// alu16_top
module alu16_top(clk, valA, valB, aluop, sub, lr, cc, result);
	input clk;
	input [15:0] valA, valB;
	input [3:0] aluop;
	input sub, lr;
	output reg [3:0] cc;
	output reg [15:0] result;
	reg [15:0] a_q, b_q;
	reg [3:0] op_q;
	reg sub_q, lr_q;
	wire [3:0] cc_w;
	wire [15:0] result_w;
	ALU alu(.valA(a_q), .valB(b_q), .aluop(op_q), .sub(sub_q), .lr(lr_q), .cc(cc_w), .result(result_w));
	always @(posedge clk) begin
		a_q <= valA;
		b_q <= valB;
		op_q <= aluop;
		sub_q <= sub;
		lr_q <= lr;
		cc <= cc_w;
		result <= result_w;
	end
endmodule
Size: roughly 850 cells after synthesis, ~57 flip-flops, ~59 I/O pins.
Settings: LEC_CHECK=0, ABC_AREA=0, CAP_MARGIN=20, CORE_ASPECT_RATIO=1.17, CORE_MARGIN=2, CORE_UTILIZATION=23, GPL_ROUTABILITY_DRIVEN=0, MIN_ROUTING_LAYER=met1, PLACE_DENSITY_LB_ADDON=0.18, SETUP_SLACK_MARGIN=1.23, SLEW_MARGIN=20; clock period 6.38 ns.
run.sh (not shown) runs the stock make flow with config.mk's settings and CLKGATE_MAP_FILE=.
Change:
ABC_AREA = 1   (was 0)
CORE_ASPECT_RATIO = 1.78   (was 1.17)
CORE_UTILIZATION = 57   (was 23)
GPL_ROUTABILITY_DRIVEN = 1   (was 0)
GPL_TIMING_DRIVEN = 0   (was not set)
PLACE_DENSITY_LB_ADDON = 0.14   (was 0.18)
Effect:
- worst setup slack is better by 0.053 ns
- critical path depth grows by 1
- via count climbs by 0.37%
- total power shrinks by 1.0%
- global-route usage is higher by 23 points
- utilization came out higher by 40 points
- sequential cell count is unchanged
- final area came out lower by 11%
- sequential power is lower by 4.8%
- cell count came out lower by 6.8%
- fmax climbs by 1.1%

---

Setup of amber:
alu16_top again, from the RTL that the note above started with.
make LEC_CHECK=0 CAP_MARGIN=20 CORE_MARGIN=2 CORE_UTILIZATION=72 CTS_CLUSTER_DIAMETER=392 CTS_CLUSTER_SIZE=100 SLEW_MARGIN=20 finish   # period 3.67 ns
amber did not finish; a tool error ended it in clock tree synthesis.
Relative to amber, the following input files were edited for cedar:
- setting TNS_END_PERCENT to 5 for the first time
- changing CTS_CLUSTER_SIZE from 100 to 38
- changing CTS_CLUSTER_DIAMETER from 392 to 29
- changing CORE_UTILIZATION from 72 to 65
- changing the clock period (ns, I/O delays scaled along) from 3.67 to 3.82
[summary]
Among amber and cedar, the run that stopped before the end is amber, and it is the only one. Summary — core utilization before placement, cedar relative to amber: lower, by 7.4 points. Of cedar and amber, the run reporting the higher total die size was cedar. As far as mapped cell area goes, amber and cedar are indistinguishable; the numbers are identical. Compared with amber, cedar shows a higher core area. [cedar] cell area after placement fell 370 um2 relative to amber. Side by side, vertical die dimension turned out higher in cedar than in amber.
Edits applied to the flow inputs when going from cedar to xenon:
- swapping 65 for 61 in CORE_UTILIZATION
- clearing TNS_END_PERCENT, which used to be 5
- clearing CTS_CLUSTER_DIAMETER, which used to be 29
- clearing CTS_CLUSTER_SIZE, which used to be 38
- swapping 3.82 for 2.27 in the clock period (ns, I/O delays scaled along)
[summary]
The flow ended early for xenon: it failed with a tool error in global routing. xenon vs. cedar: fraction of the core area occupied by cells at floorplan went down by 3.7 points. In the reports for cedar and xenon, the smaller post-CTS setup-driven buffer insertion count belongs to cedar. Compared with cedar, xenon shows a higher area of the placeable core. Higher weighted congestion at the end of routability-driven global placement among cedar and xenon: cedar. Of xenon and cedar, it is xenon that has the higher die area. Summary of xenon over cedar: area share of fa/ha/maj cells after synthesis held, post-cts repair resize count went up 92. The floorplan die height of xenon exceeds that of cedar by about 3%. Relative to cedar, placed instance area has increased by 15% in xenon. Taking cedar as the reference, in xenon number of placed instances with taps included went up by about 14%, number of cell rows went up by about 2.7%.
Here is what was changed in the inputs of tundra compared with xenon.
- a change of CORE_UTILIZATION from 61 to 63
- an added CTS_CLUSTER_DIAMETER of 41
- an added SETUP_SLACK_MARGIN of -0.33
- a change of the clock period (ns, I/O delays scaled along) from 2.27 to 4.0
Results
- xenon and tundra: no clean run
- tundra ran in full, but the layout does not pass; the checks complain about setup timing.
- The log for xenon ends in global routing with error GRT-0116, so the run never completed.
- Post-synthesis cell area came out exactly the same in xenon and tundra.
- Going from xenon to tundra, placeable core region moved down, die outline height decreased about 1.5%, number of clock sinks closely matched the old numbers.
- Area of the die ended up 3.1% lower on tundra than on xenon.
- Between tundra and xenon, it is tundra whose floorplan core density is higher, by 2.8 points.
- On part of the Yosys area used for sequential elements, tundra tracks xenon almost exactly.

---

Starting RTL as in the previous note.
Settings: LEC_CHECK=0, ABC_AREA=1, CAP_MARGIN=20, CORE_MARGIN=2, CORE_UTILIZATION=68, CTS_CLUSTER_DIAMETER=57, CTS_CLUSTER_SIZE=37, HOLD_SLACK_MARGIN=0.24, SETUP_SLACK_MARGIN=-0.3, SLEW_MARGIN=20; clock period 3.1 ns.
The first run aborted during global routing.
Change:
==> flow/config.mk (replaced) <==
export PLATFORM = sky130hd
export DESIGN_NAME = alu16_top
export DESIGN_NICKNAME = alu16_top
export VERILOG_FILES = /design/flow/design.v
export SDC_FILE = /design/flow/constraint.sdc
export NUM_CORES = 4
export LEC_CHECK = 0
export ABC_AREA = 1
export CAP_MARGIN = 10
export CORE_MARGIN = 2
export CORE_UTILIZATION = 72
export SLEW_MARGIN = 20
==> flow/constraint.sdc (replaced) <==
create_clock -name core_clock -period 4.29 [get_ports {clk}]
set_input_delay 0.8580 -clock core_clock [delete_from_list [all_inputs] [get_ports {clk}]]
set_output_delay 0.8580 -clock core_clock [all_outputs]
set_load 0.01 [all_outputs]
After rerunning: The new run finished clean. Area after synthesis is unchanged. Die size came out lower by 5.3%. Synthesized cell count stays the same.
Change:
--- a/flow/config.mk
+++ b/flow/config.mk
@@ -7,6 +7,7 @@
 export LEC_CHECK = 0
-export ABC_AREA = 1
-export CAP_MARGIN = 10
+export CAP_MARGIN = 20
 export CORE_MARGIN = 2
-export CORE_UTILIZATION = 72
+export CORE_UTILIZATION = 57
+export CTS_CLUSTER_SIZE = 64
+export SETUP_SLACK_MARGIN = -0.3
 export SLEW_MARGIN = 20
==> flow/constraint.sdc (replaced) <==
create_clock -name core_clock -period 3.41 [get_ports {clk}]
set_input_delay 0.6820 -clock core_clock [delete_from_list [all_inputs] [get_ports {clk}]]
set_output_delay 0.6820 -clock core_clock [all_outputs]
set_load 0.01 [all_outputs]
After rerunning: The new run completed and failed the layout checks on negative setup slack; core utilization is higher by 2.7 points; final area is higher by well over a third; first-iteration DRC count rises by well over a third; non-clock buffer count rises by 250; wire length increases by well over a third; global-route usage grows by 0.42 points; final cell count grows by roughly a tenth.

---

== fjord ==
alu16_top again, from the RTL that the note above started with.
export LEC_CHECK = 0
export CAP_MARGIN = 10
export CELL_PAD_IN_SITES_GLOBAL_PLACEMENT = 1
export CORE_MARGIN = 4
export CORE_UTILIZATION = 40
export CTS_CLUSTER_SIZE = 18
export GPL_TIMING_DRIVEN = 0
export MAX_ROUTING_LAYER = met4
export MIN_ROUTING_LAYER = met2
export SLEW_MARGIN = 20
export TNS_END_PERCENT = 55
create_clock -name core_clock -period 4.7 [get_ports {clk}]
fjord failed in global routing with GRT-0116.
What willow does differently from fjord at the input level:
- clearing TNS_END_PERCENT, which used to be 55
- swapping 4 for 2 in CORE_MARGIN
- clearing MIN_ROUTING_LAYER, which used to be met2
- swapping 10 for 20 in CAP_MARGIN
- clearing GPL_TIMING_DRIVEN, which used to be 0
- putting SETUP_SLACK_MARGIN at -0.44 where nothing was set
- putting CTS_CLUSTER_DIAMETER at 385 where nothing was set
- putting CORE_ASPECT_RATIO at 0.51 where nothing was set
- swapping 18 for 98 in CTS_CLUSTER_SIZE
- clearing MAX_ROUTING_LAYER, which used to be met4
- clearing CELL_PAD_IN_SITES_GLOBAL_PLACEMENT, which used to be 1
### Flow results
- The final layout from willow, which completed every stage, passed the timing, design-rule and antenna checks at the end of the flow.
- Diff fjord -> willow: standard cell core area went down by 300 um^2, sequential area share after synthesis stayed essentially flat, number of placed instances with taps included rose 20, die area went down.
Input-level comparison between harbor and willow:
- a change of CORE_UTILIZATION from 40 to 68
- a change of CORE_ASPECT_RATIO from 0.51 to 1.79
- a change of CTS_CLUSTER_DIAMETER from 385 to 220
[summary]
Compared with willow, harbor shows weighted congestion at the end of routability-driven global placement higher by about 26%. Changes observed in harbor relative to willow: average size of a mapped cell about even; number of placement rows rose about 45%; count of buffers from port buffering about even; post-place instance area fell 310 um^2; total clock buffers created by CTS about even. harbor: it failed with a tool error in global routing, so there are no final results. harbor against willow: starting density of the core went up by 29 points, cell count in the Yosys report ~0 delta.
diff inputs: harbor => nickel
- a change of CORE_UTILIZATION from 68 to 40
- a deleted CTS_CLUSTER_SIZE that had been 98
- a deleted CTS_CLUSTER_DIAMETER that had been 220
- a deleted CORE_ASPECT_RATIO that had been 1.79
- a deleted SETUP_SLACK_MARGIN that had been -0.44
- a change of the clock period (ns, I/O delays scaled along) from 4.7 to 4.55
==> comparison <==
- Share of synthesized cell area in and, or, nand and nor gates: nickel vs harbor, no meaningful difference
- Changes observed in nickel relative to harbor: fraction of synthesized cell area in xor and xnor cells held steady; area of placed instances grew by 3.9%; number of rows in the core area shrank by 1; boundary pin count held steady.
- harbor and nickel: one clean run, nickel; the rest did not finish clean.
- harbor failed in global routing with GRT-0116.
- nickel against harbor; width of the die is up by more than half.
- On core region area, nickel does worse than harbor.

---

alpha:
Starting RTL as in the previous note.
Settings: LEC_CHECK=0, ABC_AREA=0, CAP_MARGIN=20, CORE_ASPECT_RATIO=1.17, CORE_MARGIN=2, CORE_UTILIZATION=40, GPL_ROUTABILITY_DRIVEN=0, MIN_ROUTING_LAYER=met1, SETUP_SLACK_MARGIN=-0.62, SLEW_MARGIN=20; clock period 6.38 ns.
Here is what was changed in the inputs of beta compared with alpha.
- ABC_AREA: 0 -> 1
- CORE_UTILIZATION: 40 -> 58
- GPL_ROUTABILITY_DRIVEN: 0 -> 1
- SETUP_SLACK_MARGIN: -0.62 -> unset
- the clock period (ns, I/O delays scaled along): 6.38 -> 2.87
STATUS run=beta STAGES=ALL_DONE FINAL_CHECKS=FAILED CAUSE=negative setup slack
| worst slack after detailed placement | higher: alpha |
For the simple-gate share of the synthesized area, beta came in 26 points higher than alpha did.
Between alpha and beta, the difference in insertion delay at the late pin of the worst-skew pair is negligible.
Looking at part of the total power dissipated in combinational logic across alpha and beta, the one that comes out higher is beta.
Compared with alpha, beta ends up with more cell area.
Compared with alpha, beta shows a vias after detailed routing that is 12% higher.
The run showing the smaller logic depth of the worst path, buffers included is beta.
Of alpha and beta, the lower number of rows created at floorplan belongs to beta.
Power ends up higher on beta.
Taking beta as 1.0, alpha lands at 1.6 on area of the chip.
Edits applied to the flow inputs when going from beta to gamma:
- swapping 58 for 64 in CORE_UTILIZATION
- swapping 2.87 for 2.88 in the clock period (ns, I/O delays scaled along)
## What came out
Changes observed in gamma relative to beta: total setup buffers inserted after CTS has decreased; synthesized-area fraction occupied by and/or/nand/nor cells comparable; starting density of the core increased by 6.0 points relative to the old numbers.
beta -> gamma: synthesized cell count delta 0, exact match
gamma vs beta, area of the die went down by 0.0010 mm^2.
Seen in the log of gamma: GRT-0232 during global routing, after which the run never completed.
gamma ended with less core area than beta.
diff inputs: gamma => delta
- ABC_AREA now 0, was 1
- CAP_MARGIN now 10, was 20
- CORE_UTILIZATION now 72, was 64
- SETUP_SLACK_MARGIN now 0.43, previously not set
- the clock period (ns, I/O delays scaled along) now 6.38, was 2.88
==> results <==
- On total setup buffers inserted after CTS: between delta and gamma, it ends up lower for delta.
- delta did not stop at any stage, and its layout met the timing, design-rule and antenna checks.
- For the final RePlAce weighted congestion, delta came in 17% higher than gamma did.
- Note that the area reported by Yosys stat recorded for delta amounts to 1.12 times the value seen in gamma.
- Against gamma, total standard cell area after synthesis in delta rose by more than 10%.
- Of delta and gamma, the higher instance tally after logic synthesis belongs to gamma.
- Number of nets in the synthesized netlist | delta below gamma

---

Setup of pepper:
alu16_top again, from the RTL that the note above started with.
export LEC_CHECK = 0
export ABC_AREA = 0
export CAP_MARGIN = 20
export CORE_ASPECT_RATIO = 0.5
export CORE_MARGIN = 2
export CORE_UTILIZATION = 40
export GPL_ROUTABILITY_DRIVEN = 0
export MIN_ROUTING_LAYER = met1
export PLACE_DENSITY_LB_ADDON = 0.09
export SETUP_SLACK_MARGIN = 1.69
export SLEW_MARGIN = 20
create_clock -name core_clock -period 6.38 [get_ports {clk}]
pepper reached the final stage; the timing, design-rule and antenna checks on its layout passed.
diff inputs: pepper => juniper
- GPL_ROUTABILITY_DRIVEN removed (was 0)
- PLACE_DENSITY_LB_ADDON removed (was 0.09)
- CORE_ASPECT_RATIO removed (was 0.5)
- ABC_AREA removed (was 0)
- SETUP_SLACK_MARGIN removed (was 1.69)
- MIN_ROUTING_LAYER removed (was met1)
- CORE_UTILIZATION changed from 40 to 13
- the clock period (ns, I/O delays scaled along) changed from 6.38 to 5.01
## What came out
juniper against pepper: wire length increased about 13%; synthesized netlist net count ~0 delta; vertical die size picked up an extra about 140%; arithmetic-cell share of the synthesized area counting full adders, half adders and majority gates level.
In terms of area fraction of clock buffers and clock inverters, juniper and pepper differ only marginally.
Fraction of power consumed by the clock network ended up 1.4 points higher on juniper than on pepper.
juniper | status: complete | timing, DRC, antenna: pass
Of pepper and juniper, the run reporting the lower overall power of the completed layout was pepper.
Static leakage in juniper is 0.00012 uW higher than in pepper
Compared to pepper, juniper was floorplanned on a bigger die.
The following lists how lagoon was set up differently from juniper:
- CTS_CLUSTER_SIZE newly set to 100
- ABC_AREA newly set to 1
- CTS_CLUSTER_DIAMETER newly set to 392
- CORE_UTILIZATION changed from 13 to 72
- the clock period (ns, I/O delays scaled along) changed from 5.01 to 2.22
Notes after the runs:
| die area | lagoon vs juniper | 83% lower |. lagoon failed in 3_5_place_dp with DPL-0033. Taking juniper as the reference, in lagoon summed standard-cell area reported by yosys shows a reduction of about 10%, number of distinct library cells after synthesis shows a reduction of about 50%. In the metrics for lagoon and juniper, the one carrying the higher simple-gate area share of the yosys netlist is lagoon. Compared with juniper, lagoon shows a higher weighted congestion reported at the end of routability-driven placement. Of lagoon and juniper, juniper shows the higher post-synthesis cell area, with lagoon below it.
Input changes introduced in indigo (baseline for comparison: lagoon):
- CORE_UTILIZATION changed from 72 to 68
- CTS_CLUSTER_DIAMETER changed from 392 to 246
- ABC_AREA removed (was 1)
- CTS_CLUSTER_SIZE changed from 100 to 37
- the clock period (ns, I/O delays scaled along) changed from 2.22 to 2.27
## What came out
- indigo: it failed during 4_1_cts, and the tool reported DPL-0038.
- Going from lagoon to indigo, area fraction in compound gates after synthesis grows by 17 points.
- Compared to lagoon, indigo has area of the chip 18% higher.
- | area of the mapped netlist | indigo vs lagoon | 12% higher |
- Taking indigo over lagoon, the placer congestion estimate ratio works out to 1.08.
- Looking only at xor-xnor portion of the synthesized cell area, and setting everything else aside, the lower value of indigo and lagoon goes to lagoon.
- Main logic family after synthesis: AND-OR/OR-AND gates -> indigo, simple AND/OR/NAND/NOR gates -> lagoon
Power is estimated from default activity; no workload was simulated.
